==> inputs of run C <==
// k580vm80a
module k580vm80a
(
   input         pin_clk,        
   input         pin_f1,         
   input         pin_f2,         
   input         pin_reset,      
   output [15:0] pin_a,          
   output  [7:0] pin_dout,       
   input   [7:0] pin_din,        
   output        pin_aena,       
   output        pin_dena,       
   input         pin_hold,      
   output        pin_hlda,      
   input         pin_ready,     
   output        pin_wait,      
   input         pin_int,       
   output        pin_inte,      
   output        pin_sync,      
   output        pin_dbin,      
   output        pin_wr_n
);
Settings: LEC_CHECK=0, CAP_MARGIN=25, CELL_PAD_IN_SITES_DETAIL_PLACEMENT=0, CORE_MARGIN=9, CORE_UTILIZATION=15, CTS_CLUSTER_SIZE=81, HOLD_SLACK_MARGIN=-0.07, MAX_ROUTING_LAYER=met4, MIN_ROUTING_LAYER=met2, PLACE_DENSITY_LB_ADDON=0.17, SETUP_SLACK_MARGIN=-0.13, SLEW_MARGIN=20, TNS_END_PERCENT=95; clock period 6.51 ns.
run.sh (not shown) runs the stock make flow with config.mk's settings and CLKGATE_MAP_FILE=.
==> run R (differences from run C) <==
==> flow/config.mk (replaced) <==
export PLATFORM = sky130hd
export DESIGN_NAME = k580vm80a
export DESIGN_NICKNAME = k580vm80a
export VERILOG_FILES = /design/flow/design.v
export SDC_FILE = /design/flow/constraint.sdc
export NUM_CORES = 4
export LEC_CHECK = 0
export ABC_AREA = 1
export CAP_MARGIN = 20
export CELL_PAD_IN_SITES_GLOBAL_PLACEMENT = 2
export CORE_ASPECT_RATIO = 0.97
export CORE_MARGIN = 3
export CORE_UTILIZATION = 62
export MAX_ROUTING_LAYER = met5
export SLEW_MARGIN = 20
==> flow/constraint.sdc (replaced) <==
create_clock -name core_clock -period 3.88 [get_ports {pin_clk}]
set_input_delay 0.7760 -clock core_clock [delete_from_list [all_inputs] [get_ports {pin_clk}]]
set_output_delay 0.7760 -clock core_clock [all_outputs]
set_load 0.01 [all_outputs]
==> run B (differences from run C) <==
==> flow/config.mk (replaced) <==
export PLATFORM = sky130hd
export DESIGN_NAME = k580vm80a
export DESIGN_NICKNAME = k580vm80a
export VERILOG_FILES = /design/flow/design.v
export SDC_FILE = /design/flow/constraint.sdc
export NUM_CORES = 4
export LEC_CHECK = 0
export ABC_AREA = 1
export CAP_MARGIN = 20
export CORE_MARGIN = 2
export CORE_UTILIZATION = 72
export CTS_CLUSTER_SIZE = 14
export SLEW_MARGIN = 20
==> flow/constraint.sdc (replaced) <==
create_clock -name core_clock -period 3.84 [get_ports {pin_clk}]
set_input_delay 0.7680 -clock core_clock [delete_from_list [all_inputs] [get_ports {pin_clk}]]
set_output_delay 0.7680 -clock core_clock [all_outputs]
set_load 0.01 [all_outputs]
==> run E (differences from run C) <==
==> flow/config.mk (replaced) <==
export PLATFORM = sky130hd
export DESIGN_NAME = k580vm80a
export DESIGN_NICKNAME = k580vm80a
export VERILOG_FILES = /design/flow/design.v
export SDC_FILE = /design/flow/constraint.sdc
export NUM_CORES = 4
export LEC_CHECK = 0
export ABC_AREA = 1
export CAP_MARGIN = 20
export CORE_MARGIN = 2
export CORE_UTILIZATION = 66
export CTS_CLUSTER_SIZE = 71
export SLEW_MARGIN = 20
export TNS_END_PERCENT = 75
==> flow/constraint.sdc (replaced) <==
create_clock -name core_clock -period 3.6 [get_ports {pin_clk}]
set_input_delay 0.7200 -clock core_clock [delete_from_list [all_inputs] [get_ports {pin_clk}]]
set_output_delay 0.7200 -clock core_clock [all_outputs]
set_load 0.01 [all_outputs]
==> impl_metrics.tcl <==
# collected from the flow reports
set metrics [dict create \
    haltStage "5_1_grt" \
    hold_buffers 0 \
    firstError "[ERROR GRT-0232] Routing congestion too high. Check the congestion heatmap in the GUI." \
    gr-total-overflow 94 \
    synth_adder_area_share_pct 2.302 \
    ys_cells 1364 \
    top_area_share_pct 55.93 \
    syn_nets 1402 \
    synthCells 1364 \
    status "aborted with a tool error" \
    logic_family "simple AND/OR/NAND/NOR gates" \
]
# the run above: run B

==> impl_metrics.tcl <==
# collected from the flow reports
set metrics [dict create \
    top_area_share_pct 52.19 \
    path_cells "inv_1 -> o21ai_2 -> nor2_1 -> nand2_1 -> o21ai_1 -> buf_4 -> xor2_1 -> inv_1 -> ha_1 -> nor2b_1 -> o21ai_0 -> a21oi_1 -> o21a_1 -> o21a_1 -> or3_1 -> and4_1 -> a2111oi_4 -> o2bb2ai_1" \
    hold_buffers 0 \
    synth_adder_area_share_pct 2.148 \
    powerSeq_mw 2.06 \
    gr-total-overflow 0 \
    status "timing/DRC/antenna clean" \
    logic_family "AND-OR/OR-AND gates" \
    final_nets 1424 \
    highest_layer "met4" \
    pg_clk_mw 1.94 \
]
# the run above: run C

==> impl_metrics.tcl <==
# collected from the flow reports
set metrics [dict create \
    logic_family "simple AND/OR/NAND/NOR gates" \
    synthCells 1364 \
    yosysMostFrequentCell "nand2_1" \
    status "aborted with a tool error" \
    ys_sh_aoi_pct 12.79 \
    haltStage "3_1_place_gp_skip_io" \
    syn_area_per_cell_um2 9.645 \
    synth_adder_area_share_pct 2.302 \
    ys_cells 1364 \
    firstError "[ERROR GPL-0301] Utilization 111.578 % exceeds 100%." \
    yosysTopAreaCell "edfxtp_1" \
    syn_nets 1402 \
    fp_util_pct 64.22 \
    top_area_share_pct 55.93 \
    ys_area_mm2 0.01316 \
    postSynthSeqShare_pct 57.22 \
]
# the run above: run R

==> impl_metrics.tcl <==
# collected from the flow reports
set metrics [dict create \
    syn_nets 1402 \
    status "complete, but fails checks" \
    setup_violations 134 \
    failed_checks "negative setup slack" \
    grt_pass1_vias 12450 \
    synth_adder_area_share_pct 2.302 \
    top_area_share_pct 55.93 \
    ys_cells 1364 \
    ys_sh_simple_pct 18.97 \
    final.setup.worst_slack_ns -0.6923 \
    logic_family "simple AND/OR/NAND/NOR gates" \
]
# the run above: run E

